## R
==> flow/design.v (excerpt) <==
module ALU(
    clk,
    rst_n,
    valid,
    ready,
    mode,
    in_A,
    in_B,
    out
);
Size: about 2,500 cells after synthesis, ~110 flip-flops, ~130 I/O pins, roughly 0.015 mm² of cells after synthesis.
clock: 3.87 ns
lec_check: 0
abc_area: 1
cap_margin: 40
core_aspect_ratio: 0.5
core_margin: 2
core_utilization: 72
cts_cluster_diameter: 399
cts_cluster_size: 98
place_density: 0.39
slew_margin: 20
tns_end_percent: 10
run.sh (not shown) runs the stock make flow with config.mk's settings and CLKGATE_MAP_FILE=.
Changes in S relative to R:
==> flow/config.mk <==
export PLATFORM = sky130hd
export DESIGN_NAME = ALU
export DESIGN_NICKNAME = ALU
export VERILOG_FILES = /design/flow/design.v
export SDC_FILE = /design/flow/constraint.sdc
export NUM_CORES = 4
export LEC_CHECK = 0
export CAP_MARGIN = 20
export CORE_MARGIN = 2
export CORE_UTILIZATION = 40
export SLEW_MARGIN = 20
==> flow/constraint.sdc <==
create_clock -name core_clock -period 5.22 [get_ports {clk}]
set_input_delay 1.0440 -clock core_clock [delete_from_list [all_inputs] [get_ports {clk}]]
set_output_delay 1.0440 -clock core_clock [all_outputs]
set_load 0.01 [all_outputs]
Findings:
- Taking R as the reference, in S routed wire length on met3 dropped about 60%, first-pass GRT wire length now sits lower, number of cell instances after yosys synthesis fell about 40%, detailed-route wire length on metal 1 up 2.1 mm.
- From R to S the numbers moved as follows: combinational share of power decreased 0.8 points, combinational power decreased about 26%, switching power as a share of total power decreased 7.0 points.
- For R, the capturing instance or port of the critical path was shreg[52], unlike S, where it was shreg[56].
- Number of different library cells in the post-synthesis netlist of S exceeds that of R by more than half.
- Re data arrival at the endpoint of the critical path: S is 1.14 ns up on R.

========
ALU again, from the RTL that the note above started with.
make LEC_CHECK=0 CAP_MARGIN=20 CELL_PAD_IN_SITES_DETAIL_PLACEMENT=1 CORE_ASPECT_RATIO=0.63 CORE_MARGIN=2 CORE_UTILIZATION=39 CTS_CLUSTER_DIAMETER=256 CTS_CLUSTER_SIZE=60 GPL_TIMING_DRIVEN=0 SETUP_SLACK_MARGIN=0.8 SLEW_MARGIN=40 TNS_END_PERCENT=30 finish   # period 7.35 ns
The first run produced a clean layout.
Edit:
Settings changed: ABC_AREA set to 1, PLACE_DENSITY_LB_ADDON set to 0.22, SETUP_SLACK_MARGIN 0.8 to unset.
Outcome: Critical path depth is lower by 2. Clock power rises by 4.5%. Routed wire length rises by 21%. Total power shrinks by 0.53%. Setup slack improved by 2.1 ns. Fmax went up by 59%. Die area climbs by 18%. Combinational power rises by about 2%. Final area went up by 16%.

========
## job 1434
ALU again, from the RTL that the note above started with.
## ALU
module ALU(
    clk,
    rst_n,
    valid,
    ready,
    mode,
    in_A,
    in_B,
    out
);
==> flow/config.mk <==
export PLATFORM = sky130hd
export DESIGN_NAME = ALU
export DESIGN_NICKNAME = ALU
export VERILOG_FILES = /design/flow/design.v
export SDC_FILE = /design/flow/constraint.sdc
export NUM_CORES = 4
export LEC_CHECK = 0
export ABC_AREA = 0
export CAP_MARGIN = 20
export CORE_MARGIN = 2
export CORE_UTILIZATION = 72
export CTS_CLUSTER_DIAMETER = 355
export CTS_CLUSTER_SIZE = 99
export PLACE_DENSITY = 0.38
export SLEW_MARGIN = 20
==> flow/constraint.sdc <==
create_clock -name core_clock -period 2.92 [get_ports {clk}]
set_input_delay 0.5840 -clock core_clock [delete_from_list [all_inputs] [get_ports {clk}]]
set_output_delay 0.5840 -clock core_clock [all_outputs]
set_load 0.01 [all_outputs]
FAIL job 1434 @ detailed placement (3_5_place_dp): tool exited with error
The following lists how job 5379 was set up differently from job 1434:
Settings: ABC_AREA removed (was 0); CORE_UTILIZATION changed from 72 to 40; CTS_CLUSTER_DIAMETER removed (was 355); CTS_CLUSTER_SIZE removed (was 99); PLACE_DENSITY removed (was 0.38); the clock period (ns, I/O delays scaled along) changed from 2.92 to 10.0.
==> results <==
In summary, job 5379 completed successfully, with a layout that passed the timing, DRC and antenna checks. Relative to job 1434, job 5379 degrades die area. As far as synthesized net count is concerned, job 1434 and job 5379 perform about the same. Relative to job 1434, pre-placement core utilization has decreased by 33 points in job 5379.

========
Setup of run A:
Starting RTL as in the previous note.
// ALU
module ALU(
    clk,
    rst_n,
    valid,
    ready,
    mode,
    in_A,
    in_B,
    out
);
Settings: LEC_CHECK=0, ABC_AREA=1, CAP_MARGIN=20, CELL_PAD_IN_SITES_GLOBAL_PLACEMENT=1, CORE_MARGIN=2, CORE_UTILIZATION=40, CTS_CLUSTER_DIAMETER=275, CTS_CLUSTER_SIZE=90, MAX_ROUTING_LAYER=met4, MIN_ROUTING_LAYER=met1, SLEW_MARGIN=5, TNS_END_PERCENT=90; clock period 10.0 ns.
> inputs changed (run A -> run B)
==> flow/config.mk <==
export PLATFORM = sky130hd
export DESIGN_NAME = ALU
export DESIGN_NICKNAME = ALU
export VERILOG_FILES = /design/flow/design.v
export SDC_FILE = /design/flow/constraint.sdc
export NUM_CORES = 4
export LEC_CHECK = 0
export CAP_MARGIN = 20
export CORE_MARGIN = 2
export CORE_UTILIZATION = 70
export CTS_CLUSTER_SIZE = 88
export SLEW_MARGIN = 20
==> flow/constraint.sdc <==
create_clock -name core_clock -period 3.59 [get_ports {clk}]
set_input_delay 0.7180 -clock core_clock [delete_from_list [all_inputs] [get_ports {clk}]]
set_output_delay 0.7180 -clock core_clock [all_outputs]
set_load 0.01 [all_outputs]
==> comparison <==
What ended run B was a tool error in global routing (5_1_grt); the run never finished. Post-synthesis instance area was lower in run B than in run A. Taking run A as the reference, in run B estimated wirelength of the detail-placed design down 13,000 um, placer's final routability congestion estimate went up. Relative to run A, synthesized chip area reported by yosys has decreased by about 16% in run B.
For run C, these inputs were changed with respect to run B:
==> flow/config.mk <==
export PLATFORM = sky130hd
export DESIGN_NAME = ALU
export DESIGN_NICKNAME = ALU
export VERILOG_FILES = /design/flow/design.v
export SDC_FILE = /design/flow/constraint.sdc
export NUM_CORES = 4
export LEC_CHECK = 0
export CAP_MARGIN = 15
export CORE_MARGIN = 2
export CORE_UTILIZATION = 69
export CTS_CLUSTER_SIZE = 89
export HOLD_SLACK_MARGIN = 0.29
export SLEW_MARGIN = 20
==> flow/constraint.sdc <==
create_clock -name core_clock -period 3.55 [get_ports {clk}]
set_input_delay 0.7100 -clock core_clock [delete_from_list [all_inputs] [get_ports {clk}]]
set_output_delay 0.7100 -clock core_clock [all_outputs]
set_load 0.01 [all_outputs]
Notes after the runs:
Number of storage elements in the synthesis netlist came out exactly the same in run B and run C.
Run B → run C: worst setup timing slack at the placement stage up 0.054 ns, cell count after synthesis roughly the same, area of the core region increased 0.70%, number of placed I/O pins has remained practically unchanged.
Die area (run C vs. run B) increases slightly
In run C the implementation ran to completion but is not tape-out ready, as the final checks report negative setup slack.
Per the comparison of run C with run B, horizontal die dimension rose by 0.95 um, synthesized area essentially unchanged, starting utilization of the core area saw a decrease.

========
Starting RTL as in the previous note.
Settings: LEC_CHECK=0, ABC_AREA=0, CAP_MARGIN=20, CORE_MARGIN=2, CORE_UTILIZATION=72, CTS_CLUSTER_DIAMETER=355, CTS_CLUSTER_SIZE=99, PLACE_DENSITY_LB_ADDON=0.01, SETUP_SLACK_MARGIN=0.39, SLEW_MARGIN=20, TNS_END_PERCENT=10; clock period 2.92 ns.
The starting point never finished: it broke off in detailed placement.
Change:
- ABC_AREA: 0 -> unset
- CTS_CLUSTER_DIAMETER: 355 -> unset
- CTS_CLUSTER_SIZE: 99 -> 37
- PLACE_DENSITY_LB_ADDON: 0.01 -> unset
- SETUP_SLACK_MARGIN: 0.39 -> unset
- TNS_END_PERCENT: 10 -> unset
- clock period: 2.92 -> 6.94 ns (I/O delays scaled with it)
Effect:
- This time the run finished clean
- synthesized cell count does not change
- synthesized area stays the same
- die area does not change
Change:
- CORE_UTILIZATION: 72 -> 62
- CTS_CLUSTER_SIZE: 37 -> 98
- clock period: 6.94 -> 5.83 ns (I/O delays scaled with it)
What happened:
- routed wire length is higher by 3.0%
- core utilization decreases by 11 points
- setup slack gets worse by 0.74 ns
Change:
- CORE_UTILIZATION: 62 -> 72
- CTS_CLUSTER_DIAMETER: unset -> 27
- CTS_CLUSTER_SIZE: 98 -> 37
- SETUP_SLACK_MARGIN: unset -> 1.04
- clock period: 5.83 -> 6.94 ns (I/O delays scaled with it)
Routed wire length is lower by a few percent. Global-route usage is higher by 4.7 points. Design area is lower slightly. Die size is lower by roughly a tenth. Clock-buffer cell count is unchanged. Total power is lower by about a fifth. Worst setup slack improves by 0.74 ns. Sequential share of layout area is higher by 0.15 points. Fmax is lower by a little under a tenth. Flip-flop count does not change.

========
== run 1 ==
Starting RTL as in the previous note.
clock: 2.53 ns
lec_check: 0
cap_margin: 30
cell_pad_in_sites_global_placement: 0
core_margin: 7
core_utilization: 68
cts_cluster_diameter: 356
cts_cluster_size: 57
gpl_timing_driven: 1
min_routing_layer: met1
place_density_lb_addon: 0.27
setup_slack_margin: -0.18
slew_margin: 20
Run 1 did not finish: a tool error stopped it during 3_5_place_dp.
[inputs] run 2 vs run 1
- PLACE_DENSITY_LB_ADDON: 0.27 -> unset
- CORE_UTILIZATION: 68 -> 69
- CELL_PAD_IN_SITES_GLOBAL_PLACEMENT: 0 -> unset
- CORE_MARGIN: 7 -> 2
- CTS_CLUSTER_DIAMETER: 356 -> unset
- SETUP_SLACK_MARGIN: -0.18 -> unset
- GPL_TIMING_DRIVEN: 1 -> unset
- MIN_ROUTING_LAYER: met1 -> unset
- CAP_MARGIN: 30 -> 20
- CTS_CLUSTER_SIZE: 57 -> 36
- the clock period (ns, I/O delays scaled along): 2.53 -> 3.96
Findings:
- The flow completed for run 2, but it is not clean: the layout still shows negative setup slack.
- Taking run 1 over run 2, the die boundary height ratio works out to 1.08.
- Portion of netlist area occupied by mux cells came out exactly the same in run 1 and run 2.
- Synthesized cell count came out exactly the same in run 1 and run 2.
Input-level comparison between run 3 and run 2:
- CORE_UTILIZATION now 72, was 69
- PLACE_DENSITY now 0.95, previously not set
- CTS_CLUSTER_SIZE now 37, was 36
- the clock period (ns, I/O delays scaled along) now 6.94, was 3.96
### Flow results
Run 3 closes out successfully: all stages finished, all timing, DRC and antenna checks passed.
Cell area power density of run 3 falls short of that of run 2 by more than a quarter.
Run 3: part of the power in registers is 2.7 points higher than what run 2 reported.
The estimated power of run 3 ends up lower than the estimate for run 2.
Tapcell count, run 3 and run 2: lower on run 3
Post-route setup TNS of run 2 is on par with run 3.
[inputs] run 4 vs run 3
- swapping 72 for 69 in CORE_UTILIZATION
- clearing PLACE_DENSITY, which used to be 0.95
- swapping 37 for 35 in CTS_CLUSTER_SIZE
- swapping 6.94 for 3.96 in the clock period (ns, I/O delays scaled along)
--- outcome ---
- Run 4 completed end to end; final checks failed (negative setup slack).
- In run 4 the total wire length turned out about 7% higher than in run 3.
- Going from run 3 to run 4, sequential power grew by more than half.
- Against run 3, run 4 comes in 1 lower on clock tree buffer count of the final layout.
- Run 4: final period utilization 32 points above run 3
Inputs modified between run 4 and run 5:
- CORE_UTILIZATION changed from 69 to 39
- SLEW_MARGIN changed from 20 to 25
- CTS_CLUSTER_SIZE removed (was 35)
- CORE_ASPECT_RATIO newly set to 0.54
- the clock period (ns, I/O delays scaled along) changed from 3.96 to 10.0
==> comparison <==
Run 5 was carried through to the last stage, and its layout satisfied the timing, DRC and antenna checks.
When run 5 is measured against run 4, its area growth from synthesis to final layout turns out 4.9 points lower.
The classification of the worst-slack hold path comes out flip-flop to flip-flop in one run and input pin to asynchronous set/reset pin in the other, namely in run 5 and run 4 respectively.
Summary of the comparison: hold slack is higher in run 5, relative to run 4.
On flip-flop count, run 4 tracks run 5 almost exactly.
Power and IR drop assume default switching activity.
